==> flow/design.v (excerpt) <==
module mem32 (
    input Clk,                
    input rst,              
    input wr,         
    input rd,            
    input [3:0] in_add,      
    input [31:0] Data_in_32,  
    output reg [31:0] Data_out_32,  
    output reg valid
);
    reg [7:0] A [0:15];  
    always @(posedge Clk or posedge rst) begin
        if (rst) begin
            Data_out_32 <= 32'b0;
            valid <= 0;
        end else begin
            case ({wr, rd}) 
                2'b10: begin
                    if (in_add <= 12) begin  
                        A[in_add]     <= Data_in_32[7:0];    
                        A[in_add + 1] <= Data_in_32[15:8];   
                        A[in_add + 2] <= Data_in_32[23:16];  
                        A[in_add + 3] <= Data_in_32[31:24];  
                        valid <= 0;
                    end
                end
                2'b01: begin
                    if (in_add <= 12) begin  
                        Data_out_32[7:0]    <= A[in_add];      
                        Data_out_32[15:8]   <= A[in_add + 1];  
                        Data_out_32[23:16]  <= A[in_add + 2];  
                        Data_out_32[31:24]  <= A[in_add + 3]; 
                        valid <= 1; 
                    end else begin
                        Data_out_32 <= 32'b0; 
                        valid <= 0; 
                    end
                end
                default: begin
                    Data_out_32 <= 32'b0;  
                    valid <= 0;
                end
            endcase
        end
    end
endmodule
Size: about 1600 cells after synthesis, about 160 flip-flops, ~73 I/O pins.
export LEC_CHECK = 0
export CAP_MARGIN = 5
export CORE_ASPECT_RATIO = 1.39
export CORE_MARGIN = 2
export CORE_UTILIZATION = 21
export CTS_CLUSTER_SIZE = 30
export MIN_ROUTING_LAYER = met2
export PLACE_DENSITY_LB_ADDON = 0.07
export SLEW_MARGIN = 20
create_clock -name core_clock -period 3.59 [get_ports {Clk}]
run.sh (not shown) runs the stock make flow with config.mk's settings and CLKGATE_MAP_FILE=.
Next try:
Settings changed: CAP_MARGIN 5 to 20, CORE_ASPECT_RATIO 1.39 to not set, CORE_UTILIZATION 21 to 72, CTS_CLUSTER_DIAMETER set to 353, CTS_CLUSTER_SIZE 30 to 60, MIN_ROUTING_LAYER met2 to not set, PLACE_DENSITY set to 0.35, PLACE_DENSITY_LB_ADDON 0.07 to not set, SETUP_SLACK_MARGIN set to 0.57, TNS_END_PERCENT set to 5.
Clock period 3.59 ns to 1.92 ns, I/O delays scaled along.
Effect: The changed run did not get past clock tree synthesis (4_1_cts) on DPL-0038. Synthesized area is unchanged. Synthesized cell count does not change. Die size drops by 70%.
Next try:
Settings changed: CORE_UTILIZATION 72 to 21, CTS_CLUSTER_DIAMETER 353 to not set, CTS_CLUSTER_SIZE 60 to not set, PLACE_DENSITY 0.35 to not set, SETUP_SLACK_MARGIN 0.57 to not set, TNS_END_PERCENT 5 to not set.
Clock period 1.92 ns to 4.06 ns, I/O delays scaled along.
The new run produced a clean layout.
Area after synthesis does not change.
Die area climbs to 3.3 times its value.
Synthesized cell count stays the same.
Next try:
Settings changed: CORE_UTILIZATION 21 to 70, CTS_CLUSTER_SIZE set to 60.
Clock period 4.06 ns to 2.02 ns, I/O delays scaled along.
=> This time the run aborted during clock tree synthesis (4_1_cts). Area after synthesis is unchanged. Synthesized cell count stays the same. Die area falls by 69%.

* * *

## run G
Starting RTL as in the previous note.
export LEC_CHECK = 0
export CAP_MARGIN = 20
export CELL_PAD_IN_SITES_DETAIL_PLACEMENT = 1
export CORE_MARGIN = 2
export CORE_UTILIZATION = 40
export MAX_ROUTING_LAYER = met4
export SLEW_MARGIN = 5
export TNS_END_PERCENT = 45
create_clock -name core_clock -period 5.0 [get_ports {Clk}]
Run G finished every stage and its layout cleared the timing, DRC and antenna checks.
Modified inputs, run B compared to run G
Settings: setting CTS_CLUSTER_SIZE to 98 for the first time; setting CTS_CLUSTER_DIAMETER to 330 for the first time; removing MAX_ROUTING_LAYER (formerly met4); changing SLEW_MARGIN from 5 to 20; changing CORE_UTILIZATION from 40 to 55; setting SETUP_SLACK_MARGIN to 0.99 for the first time; setting PLACE_DENSITY to 0.36 for the first time; changing TNS_END_PERCENT from 45 to 5; setting CORE_ASPECT_RATIO to 1.68 for the first time; changing CORE_MARGIN from 2 to 9; removing CELL_PAD_IN_SITES_DETAIL_PLACEMENT (formerly 1).
## What came out
On total area of multi-input combinational cells, run B and run G are basically level.
Relative contribution of combinational cells to total power in run B is 0.5 points lower than in run G
Run B against run G: sequential share of layout area picked up an extra 0.61 points; number of ordinary and repair buffers in the finished layout lost about 10%; worst hold slack picked up an extra 0.012 ns.
Vias: run B above run G
[compare] base=run G new=run B: fraction of power consumed by the clock network climbed 0.3 points, number of violations reported at the end of detailed-routing iteration 0 now sits higher, count of non-filler cells in the finished layout lost 171.
Area reported by Yosys stat came out exactly the same in run B and run G.

* * *

Setup of job 5902:
Starting RTL as in the previous note.
==> flow/design.v (excerpt) <==
module mem32 (
    input Clk,                
    input rst,              
    input wr,         
    input rd,            
    input [3:0] in_add,      
    input [31:0] Data_in_32,  
    output reg [31:0] Data_out_32,  
    output reg valid
);
make LEC_CHECK=0 CAP_MARGIN=20 CORE_MARGIN=2 CORE_UTILIZATION=65 HOLD_SLACK_MARGIN=0.29 SETUP_SLACK_MARGIN=-0.15 SLEW_MARGIN=20 TNS_END_PERCENT=5 finish   # period 2.46 ns
Status: job 5902 FAILED at global routing (5_1_grt) (tool error)
Modified inputs, job 4383 compared to job 5902
- changing CORE_MARGIN from 2 to 6
- changing TNS_END_PERCENT from 5 to 45
- changing SLEW_MARGIN from 20 to 5
- setting MAX_ROUTING_LAYER to met4 for the first time
- setting ABC_AREA to 0 for the first time
- changing CORE_UTILIZATION from 65 to 40
- setting CELL_PAD_IN_SITES_GLOBAL_PLACEMENT to 1 for the first time
- removing HOLD_SLACK_MARGIN (formerly 0.29)
- setting CORE_ASPECT_RATIO to 0.76 for the first time
- removing SETUP_SLACK_MARGIN (formerly -0.15)
- setting PLACE_DENSITY_LB_ADDON to 0.29 for the first time
- setting CTS_CLUSTER_DIAMETER to 197 for the first time
- setting CELL_PAD_IN_SITES_DETAIL_PLACEMENT to 1 for the first time
- changing the clock period (ns, I/O delays scaled along) from 2.46 to 5.0
Status for job 4383 and job 5902: clean finish in job 4383 only
The lower final weighted congestion in routability-driven placement of job 4383 and job 5902 is in job 4383.
Job 4383 vs job 5902: floorplan core area up by more than half
Of the two candidates, job 5902 has the better total die size and job 4383 the worse one.
Job 4383 ended with more site row count than job 5902.
Count of input and output buffers came out exactly the same in job 4383 and job 5902.
In the metrics for job 4383 and job 5902, the one carrying the higher number of placed instances, taps included is job 5902.
Between job 4383 and job 5902, initial cell density of the core is lower for job 4383, job 5902 comes in above that.
From job 5902 to job 4383, number of clock sinks seen by CTS did not move at all.
Between job 5902 and job 4383, the flow reports chip height increasing by more than 10%.
Between job 5902 and job 4383, number of gates resized after CTS decreased.
Input-level comparison between job 6901 and job 4383:
- CELL_PAD_IN_SITES_DETAIL_PLACEMENT: 1 -> unset
- CELL_PAD_IN_SITES_GLOBAL_PLACEMENT: 1 -> unset
- CTS_CLUSTER_DIAMETER: 197 -> unset
- ABC_AREA: 0 -> unset
- CORE_ASPECT_RATIO: 0.76 -> unset
- MAX_ROUTING_LAYER: met4 -> unset
- SLEW_MARGIN: 5 -> 20
- CORE_MARGIN: 6 -> 2
- PLACE_DENSITY_LB_ADDON: 0.29 -> unset
- TNS_END_PERCENT: 45 -> unset
- the clock period (ns, I/O delays scaled along): 5.0 -> 4.06
--- outcome ---
Job 6901 ended with more overall track demand over capacity in global routing than job 4383.
Diff job 4383 and job 6901: post-route clock period utilization lower in job 4383
In job 6901, the detailed-routed wire length on met3 came out 970 µm above the value in job 4383.
Met2 capacity usage during global routing | job 6901 above job 4383
Edits applied to the flow inputs when going from job 6901 to job 2423:
- putting CTS_CLUSTER_DIAMETER at 250 where nothing was set
- putting ABC_AREA at 1 where nothing was set
- putting TNS_END_PERCENT at 15 where nothing was set
- putting CTS_CLUSTER_SIZE at 61 where nothing was set
- putting PLACE_DENSITY at 0.36 where nothing was set
- putting SETUP_SLACK_MARGIN at 0.99 where nothing was set
- swapping 2 for 7 in CORE_MARGIN
- swapping 4.06 for 5.0 in the clock period (ns, I/O delays scaled along)
==> comparison <==
- Combinational share of power: job 2423 vs job 6901 down 2.6 points
- A cell at the slowest stage of the critical path of sky130_fd_sc_hd__a21oi_1 is what job 2423 shows, while sky130_fd_sc_hd__a2111oi_0 belongs to job 6901.
- Summary of job 2423 over job 6901: summed standard-cell area reported by yosys fell 5.7%; area after synthesis fell 800 µm².
- Job 2423 -> job 6901: adder and majority cell fraction of the synthesized area flat
- From job 6901 to job 2423 the numbers moved as follows: fraction of synthesized cell area in xor and xnor cells shows no meaningful change; sequential standard cell area shows no meaningful change.
[inputs] job 6362 vs job 2423
- changing CTS_CLUSTER_SIZE from 61 to 86
- removing SETUP_SLACK_MARGIN (formerly 0.99)
- changing SLEW_MARGIN from 20 to 10
- removing PLACE_DENSITY (formerly 0.36)
- changing TNS_END_PERCENT from 15 to 90
- setting GPL_ROUTABILITY_DRIVEN to 0 for the first time
- removing ABC_AREA (formerly 1)
- setting MIN_ROUTING_LAYER to met2 for the first time
- setting CORE_ASPECT_RATIO to 0.52 for the first time
- removing CTS_CLUSTER_DIAMETER (formerly 250)
- changing CORE_MARGIN from 7 to 2
- changing the clock period (ns, I/O delays scaled along) from 5.0 to 3.48
Results
Job 6362: GRT-0116 in global routing (5_1_grt) -> run aborted. Comparing synthesized netlist net count for job 2423 and job 6362, the smaller number came from job 6362. Job 6362 ends up with lower number of cell instances after yosys synthesis than job 2423 does. Compared with job 2423, job 6362 shows width of the die that has gone up by more than a quarter. Against job 2423, area of the core in job 6362 came out worse. Job 6362 vs. job 2423: gate count of the mapped netlist moved down; die span in y fell 29%; deepest level of the CTS H-tree roughly the same. Job 6362 vs job 2423: die area down by a few percent. Going from job 2423 to job 6362, the cell count after placement was found to have gone down by 14%. Mapped cell area (job 6362 vs. job 2423) increases by a few percent.
diff inputs: job 6362 => job 247
- a change of TNS_END_PERCENT from 90 to 5
- a change of CTS_CLUSTER_SIZE from 86 to 98
- a deleted GPL_ROUTABILITY_DRIVEN that had been 0
- a change of CORE_UTILIZATION from 40 to 55
- a change of CORE_ASPECT_RATIO from 0.52 to 1.35
- a deleted MIN_ROUTING_LAYER that had been met2
- an added CTS_CLUSTER_DIAMETER of 330
- a change of CORE_MARGIN from 2 to 7
- an added PLACE_DENSITY of 0.36
- a change of SLEW_MARGIN from 10 to 20
- a change of the clock period (ns, I/O delays scaled along) from 3.48 to 5.0
--- outcome ---
Between job 247 and job 6362, the post-synthesis compound-gate area fraction figures differ only marginally.
On count of standard-cell rows: job 247 sits above job 6362.
Status: job 6362 FAILED at global routing (5_1_grt) (tool error)
Per the final summary, job 247 finished and its layout is clean on timing, DRC and antenna.
Pre-CTS setup slack came out higher on job 247 than on job 6362.
In the floorplan summary, job 247 is listed with a die area less than that of job 6362.
Re xor and xnor area share after synthesis: no difference whatsoever between job 6362 and job 247.
Of job 6362 and job 247, job 247 shows the lower HPWL after detailed placement, with job 6362 above it.
Taking job 6362 as 1.0, job 247 lands at 1.4 on die span in y.
Between job 247 and job 6362, it is job 247 whose total placed instance area is lower, by 730 µm².
On overall die width: between job 6362 and job 247, it ends up lower for job 247.
Power figures rest on the tool's default switching activity, not on a simulated workload.
